==> 10-18: inputs <==
## system_top
module system_top (
    input  wire         clk, 
    input  wire         rst,
    input  wire         rx,
    output wire         tx,
    input  wire         miso,
    output wire         sclk,
    output wire         mosi,
    output wire         cs_n,
    output wire         nrst_pd,
    output wire [4:0]   pwm_servos,  
    input  wire [4:0]   input_ir,
	output wire [4:0] led_busy,
	output wire         led1, led2
);
make LEC_CHECK=0 CAP_MARGIN=20 CORE_MARGIN=2 CORE_UTILIZATION=72 CTS_CLUSTER_DIAMETER=363 CTS_CLUSTER_SIZE=21 HOLD_SLACK_MARGIN=-0.06 PLACE_DENSITY=0.66 SETUP_SLACK_MARGIN=-0.64 SLEW_MARGIN=20 finish   # period 6.54 ns
run.sh (not shown) runs the stock make flow with config.mk's settings and CLKGATE_MAP_FILE=.
==> inputs of 01-25, as changes to 10-18 <==
==> flow/config.mk (replaced) <==
export PLATFORM = sky130hd
export DESIGN_NAME = system_top
export DESIGN_NICKNAME = system_top
export VERILOG_FILES = /design/flow/design.v
export SDC_FILE = /design/flow/constraint.sdc
export NUM_CORES = 4
export LEC_CHECK = 0
export CAP_MARGIN = 20
export CORE_MARGIN = 2
export CORE_UTILIZATION = 17
export SLEW_MARGIN = 20
==> flow/constraint.sdc (replaced) <==
create_clock -name core_clock -period 4.8 [get_ports {clk}]
set_input_delay 0.9600 -clock core_clock [delete_from_list [all_inputs] [get_ports {clk}]]
set_output_delay 0.9600 -clock core_clock [all_outputs]
set_load 0.01 [all_outputs]
==> inputs of 11-21, as changes to 10-18 <==
==> flow/config.mk (replaced) <==
export PLATFORM = sky130hd
export DESIGN_NAME = system_top
export DESIGN_NICKNAME = system_top
export VERILOG_FILES = /design/flow/design.v
export SDC_FILE = /design/flow/constraint.sdc
export NUM_CORES = 4
export LEC_CHECK = 0
export ABC_AREA = 0
export CAP_MARGIN = 15
export CORE_ASPECT_RATIO = 1.8
export CORE_MARGIN = 2
export CORE_UTILIZATION = 72
export CTS_CLUSTER_DIAMETER = 363
export SETUP_SLACK_MARGIN = 0.77
export SLEW_MARGIN = 20
==> flow/constraint.sdc (replaced) <==
create_clock -name core_clock -period 2.68 [get_ports {clk}]
set_input_delay 0.5360 -clock core_clock [delete_from_list [all_inputs] [get_ports {clk}]]
set_output_delay 0.5360 -clock core_clock [all_outputs]
set_load 0.01 [all_outputs]
==> comparison <==
11-21 reached the layout checks and failed them: negative setup slack. 10-18 passed the timing, design-rule and antenna checks. 01-25 ran to the end with no violations. Die area: 01-25 > 11-21 > 10-18. Between 01-25 and 10-18, the lower count of clock-buffer cells in the layout is in 10-18 (gap 41). Worst setup slack: 10-18 > 01-25 > 11-21. The highest via count belongs to 11-21, the lowest to 01-25.


==> v10: inputs <==
system_top again, from the RTL that the note above started with.
Settings: LEC_CHECK=0, ABC_AREA=1, CAP_MARGIN=30, CELL_PAD_IN_SITES_DETAIL_PLACEMENT=2, CELL_PAD_IN_SITES_GLOBAL_PLACEMENT=2, CORE_MARGIN=2, CORE_UTILIZATION=40, CTS_CLUSTER_SIZE=40, GPL_ROUTABILITY_DRIVEN=0, GPL_TIMING_DRIVEN=1, PLACE_DENSITY_LB_ADDON=0.02, SLEW_MARGIN=40, TNS_END_PERCENT=10; clock period 8.0 ns.
==> v28: changes against v10 <==
ABC_AREA = unset   (was 1)
CAP_MARGIN = 20   (was 30)
CELL_PAD_IN_SITES_DETAIL_PLACEMENT = unset   (was 2)
CELL_PAD_IN_SITES_GLOBAL_PLACEMENT = unset   (was 2)
CORE_UTILIZATION = 72   (was 40)
CTS_CLUSTER_DIAMETER = 359   (was unset)
CTS_CLUSTER_SIZE = unset   (was 40)
GPL_ROUTABILITY_DRIVEN = unset   (was 0)
GPL_TIMING_DRIVEN = unset   (was 1)
PLACE_DENSITY_LB_ADDON = 0.01   (was 0.02)
SETUP_SLACK_MARGIN = -0.23   (was unset)
SLEW_MARGIN = 20   (was 40)
TNS_END_PERCENT = unset   (was 10)
==> flow/constraint.sdc (replaced) <==
create_clock -name core_clock -period 2.67 [get_ports {clk}]
set_input_delay 0.5340 -clock core_clock [delete_from_list [all_inputs] [get_ports {clk}]]
set_output_delay 0.5340 -clock core_clock [all_outputs]
set_load 0.01 [all_outputs]
==> qor summary <==
| quantity | v10 | v28 |
|---|---|---|
| Run status | finished clean | failed layout checks |
| Reasons for failing layout checks | - | setup timing |
| Share of cell area taken by muxes after synthesis | 0.00541 | 0.0632 |
| Syn Std Cell Area | 0.0444 mm^2 | 0.0437 mm^2 |
| Simple-gate area share of the yosys netlist | 0.180 | 0.159 |
| Cell resize tally after clock tree synthesis | 0 | 45 |
| Flop share of the area | 0.488 | 0.480 |
| CP required | 8.32 ns | 3.04 ns |
| Layout area overhead | 12.6% | 16.2% |
| Proportion of power drawn by flip-flops and latches | 0.492 | 0.509 |
| Layout buffer count excluding clock buffers | 59 | 332 |
| Global-route usage over all layers | 0.226 | 0.334 |
| Worst hold path endpoint | rfid_inst.spi_module.miso_sync[1] | rfid_inst.spi_module.miso_sync[0] |
| Final count of negative-setup-slack endpoints | 0 | 269 |
| Global routing usage on met1 | 0.297 | 0.424 |
| Worst r2r dst | comm_inst.handler.tx_buf[4][2] | comm_inst.handler.tx_buf[6][1] |
| Summed negative setup slack over all endpoints | 0 ns | -68.46 ns |
| Detail Route met2 WL | 62.5 mm | 53.2 mm |
| Well-Tap Cells | 1488 | 782 |
| Fin crit period | 4.36 ns | 3.15 ns |
| Static leakage power | 19.1 nW | 19.1 nW |


==> 11-06: inputs <==
system_top again, from the RTL that the note above started with.
clock: 6.87 ns
lec_check: 0
cap_margin: 20
core_margin: 2
core_utilization: 72
cts_cluster_diameter: 363
cts_cluster_size: 21
hold_slack_margin: -0.06
place_density: 0.66
setup_slack_margin: -0.68
slew_margin: 20
==> 06-18: changes against 11-06 <==
Settings changed: CORE_UTILIZATION 72 to 40, CTS_CLUSTER_DIAMETER 363 to default, CTS_CLUSTER_SIZE 21 to default, HOLD_SLACK_MARGIN -0.06 to default, PLACE_DENSITY 0.66 to default, SETUP_SLACK_MARGIN -0.68 to default.
==> flow/constraint.sdc (replaced) <==
create_clock -name core_clock -period 8.0 [get_ports {clk}]
set_input_delay 1.6000 -clock core_clock [delete_from_list [all_inputs] [get_ports {clk}]]
set_output_delay 1.6000 -clock core_clock [all_outputs]
set_load 0.01 [all_outputs]
==> comparison table <==
                                                                                          06-18                    11-06
Initial antenna violation count                                                               1                        0
Area of the placeable core                                                           109000 um2                60200 um2
First-pass iteration count of the detailed router                                             5                        7
TAP cells                                                                                  1414                      782
Outcome                                                                 complete, no violations  complete, no violations
Total CTS buffers                                                                           101                       52
Fill cell total of the finished layout                                                    10.1k                     3825
Total sequential power                                                                  5.33 mW                  6.20 mW
Number of cells in the finished layout apart from fillers                                  5496                     4756
Total net switching power                                                               2.25 mW                  2.10 mW
Worst slack on hold paths                                                                333 ps                   346 ps
Max H-tree Level                                                                              3                        2
Routed length on met3                                                                   3.50 mm                  5.56 mm
Leakage power total                                                                     17.7 nW                  16.6 nW
Cell area after placement                                                             45400 um2                44600 um2
Signal buf overhead                                                                      0.957%                   0.911%
Relative contribution of sequential cells to total power                                  50.4%                    63.1%
Die area                                                                             112000 um2                62700 um2
Power consumed by combinational cells                                                  0.313 mW                 0.372 mW
Count of routing violations after the opening detailed-route iteration                     1785                     2472
Routing usage on met1                                                                     22.5%                    38.9%
NumNets Final                                                                              4169                     4114


==> inputs of trial 35 <==
system_top again, from the RTL that the note above started with.
clock: 4.64 ns
lec_check: 0
abc_area: 1
cap_margin: 5
cell_pad_in_sites_detail_placement: 0
core_aspect_ratio: 1.2
core_margin: 2
core_utilization: 67
gpl_routability_driven: 1
gpl_timing_driven: 1
min_routing_layer: met1
place_density_lb_addon: 0.0
slew_margin: 20
==> build 39 (differences from trial 35) <==
ABC_AREA = unset   (was 1)
CAP_MARGIN = 20   (was 5)
CELL_PAD_IN_SITES_DETAIL_PLACEMENT = unset   (was 0)
CORE_ASPECT_RATIO = unset   (was 1.2)
CORE_UTILIZATION = 40   (was 67)
GPL_ROUTABILITY_DRIVEN = unset   (was 1)
GPL_TIMING_DRIVEN = unset   (was 1)
MIN_ROUTING_LAYER = unset   (was met1)
PLACE_DENSITY_LB_ADDON = unset   (was 0.0)
==> flow/constraint.sdc (replaced) <==
create_clock -name core_clock -period 3.2 [get_ports {clk}]
set_input_delay 0.6400 -clock core_clock [delete_from_list [all_inputs] [get_ports {clk}]]
set_output_delay 0.6400 -clock core_clock [all_outputs]
set_load 0.01 [all_outputs]
==> flow_summary.ini <==
; yosys + openroad results
[timing]
fin_crit_ns = 3.169
tightestPinTransition_ns = 0.7152

[power]
seq_power_share_pct = 50.7

[global_routing]
maximum_number_of_pins_on_one_net_before_global_route_repair = 98
grt.met3_usage_pct = 2.764

[floorplan]
floorplan.core_util_pct = 40.22

[status]
outcome = timing/DRC/antenna clean

[critical_path]
crit_end = comm_inst.handler.tx_buf[8][0]$_SDFFCE_PP0P_

[clock_network]
numCtsBuffers = 103
That was build 39.
==> flow_summary.ini <==
; yosys + openroad results
[status]
outcome = timing/DRC/antenna clean

[yosys]
enable_flop_cells = 474

[floorplan]
placementRows = 103
floorplan.core_util_pct = 67.52
io_pins = 26

[global_routing]
grt.met3_usage_pct = 3.763

[layout]
finalNonFillerCells = 5793

[timing]
tightestPinTransition_ns = 1.126

[power]
seq_power_share_pct = 52.3
That was trial 35.


==> run M <==
system_top again, from the RTL that the note above started with.
==> flow/config.mk <==
export PLATFORM = sky130hd
export DESIGN_NAME = system_top
export DESIGN_NICKNAME = system_top
export VERILOG_FILES = /design/flow/design.v
export SDC_FILE = /design/flow/constraint.sdc
export NUM_CORES = 4
export LEC_CHECK = 0
export ABC_AREA = 1
export CAP_MARGIN = 15
export CORE_ASPECT_RATIO = 0.72
export CORE_MARGIN = 2
export CORE_UTILIZATION = 70
export SETUP_SLACK_MARGIN = 0.19
export SLEW_MARGIN = 20
==> flow/constraint.sdc <==
create_clock -name core_clock -period 2.68 [get_ports {clk}]
set_input_delay 0.5360 -clock core_clock [delete_from_list [all_inputs] [get_ports {clk}]]
set_output_delay 0.5360 -clock core_clock [all_outputs]
set_load 0.01 [all_outputs]
==> run R: changes against run M <==
==> flow/config.mk (replaced) <==
export PLATFORM = sky130hd
export DESIGN_NAME = system_top
export DESIGN_NICKNAME = system_top
export VERILOG_FILES = /design/flow/design.v
export SDC_FILE = /design/flow/constraint.sdc
export NUM_CORES = 4
export LEC_CHECK = 0
export CAP_MARGIN = 20
export CORE_MARGIN = 2
export CORE_UTILIZATION = 58
export CTS_CLUSTER_SIZE = 44
export SETUP_SLACK_MARGIN = 1.58
export SLEW_MARGIN = 20
==> flow/constraint.sdc (replaced) <==
create_clock -name core_clock -period 5.39 [get_ports {clk}]
set_input_delay 1.0780 -clock core_clock [delete_from_list [all_inputs] [get_ports {clk}]]
set_output_delay 1.0780 -clock core_clock [all_outputs]
set_load 0.01 [all_outputs]
==> run X: changes against run M <==
==> flow/config.mk (replaced) <==
export PLATFORM = sky130hd
export DESIGN_NAME = system_top
export DESIGN_NICKNAME = system_top
export VERILOG_FILES = /design/flow/design.v
export SDC_FILE = /design/flow/constraint.sdc
export NUM_CORES = 4
export LEC_CHECK = 0
export CAP_MARGIN = 20
export CELL_PAD_IN_SITES_GLOBAL_PLACEMENT = 1
export CORE_MARGIN = 2
export CORE_UTILIZATION = 40
export CTS_CLUSTER_SIZE = 25
export SLEW_MARGIN = 20
==> flow/constraint.sdc (replaced) <==
create_clock -name core_clock -period 8.0 [get_ports {clk}]
set_input_delay 1.6000 -clock core_clock [delete_from_list [all_inputs] [get_ports {clk}]]
set_output_delay 1.6000 -clock core_clock [all_outputs]
set_load 0.01 [all_outputs]
==> run summary <==
Update from the flow run.

For this block, the initial DRC count from the detailed router was 2071. The met3 wirelength from detailed routing is 4.459 mm. The flow inserted 969 tap cells. The net total in the final layout is 4180.

The critical path contains buffers and inverters numbering 2 combined. The arrival time reported for the critical path endpoint is 4.04 ns. The synthesized netlist contains 90 unique library cells. The total clock buffers created by CTS is 99. Per Yosys stat, the portion of area used by sequential elements is 55.72%. The flow ran to the end and the layout has no timing, DRC or antenna violations. The placeable core region is 74570 um2.
# the run above: run R

==> run summary <==
Update from the flow run.

The run finished with no timing, DRC or antenna violations. For this block, the initial DRC count from the detailed router was 1613. The total number of tap cells is 1414. The number of sinks driven by the clock tree is 980.

The net total in the final layout is 4179. The CTS report gives the tree buffer count as 107. The core region is 108700 um2. Counting both buffers and inverters, the worst setup path holds a total of 2.

The synthesized netlist contains 90 unique library cells. Of the synthesized area, sequential elements account for 55.72%. The static leakage is 17.77 nW. The top achievable clock speed is 0.2026 GHz.
# the run above: run X

==> run summary <==
Update from the flow run.

A clean result was blocked by negative setup slack. The count of buffering cells on the critical path with inverters included is 4. The flow ran to the end, but the layout failed its checks.

The post-cts resize count is 192. The arrival time reported for the critical path endpoint is 3.32 ns. The number of design-rule violations left by the first detailed-router iteration is 4592. The final report lists the setup-violating endpoint count as 228. The number of distinct library cells after synthesis is 68. The placeable core region is 62850 um2. The total number of tap cells is 840. Across all setup checks in the final design, the least slack found is -0.2608 ns.

The net total in the final layout is 5376.
# the run above: run M

Power and IR drop assume default switching activity.
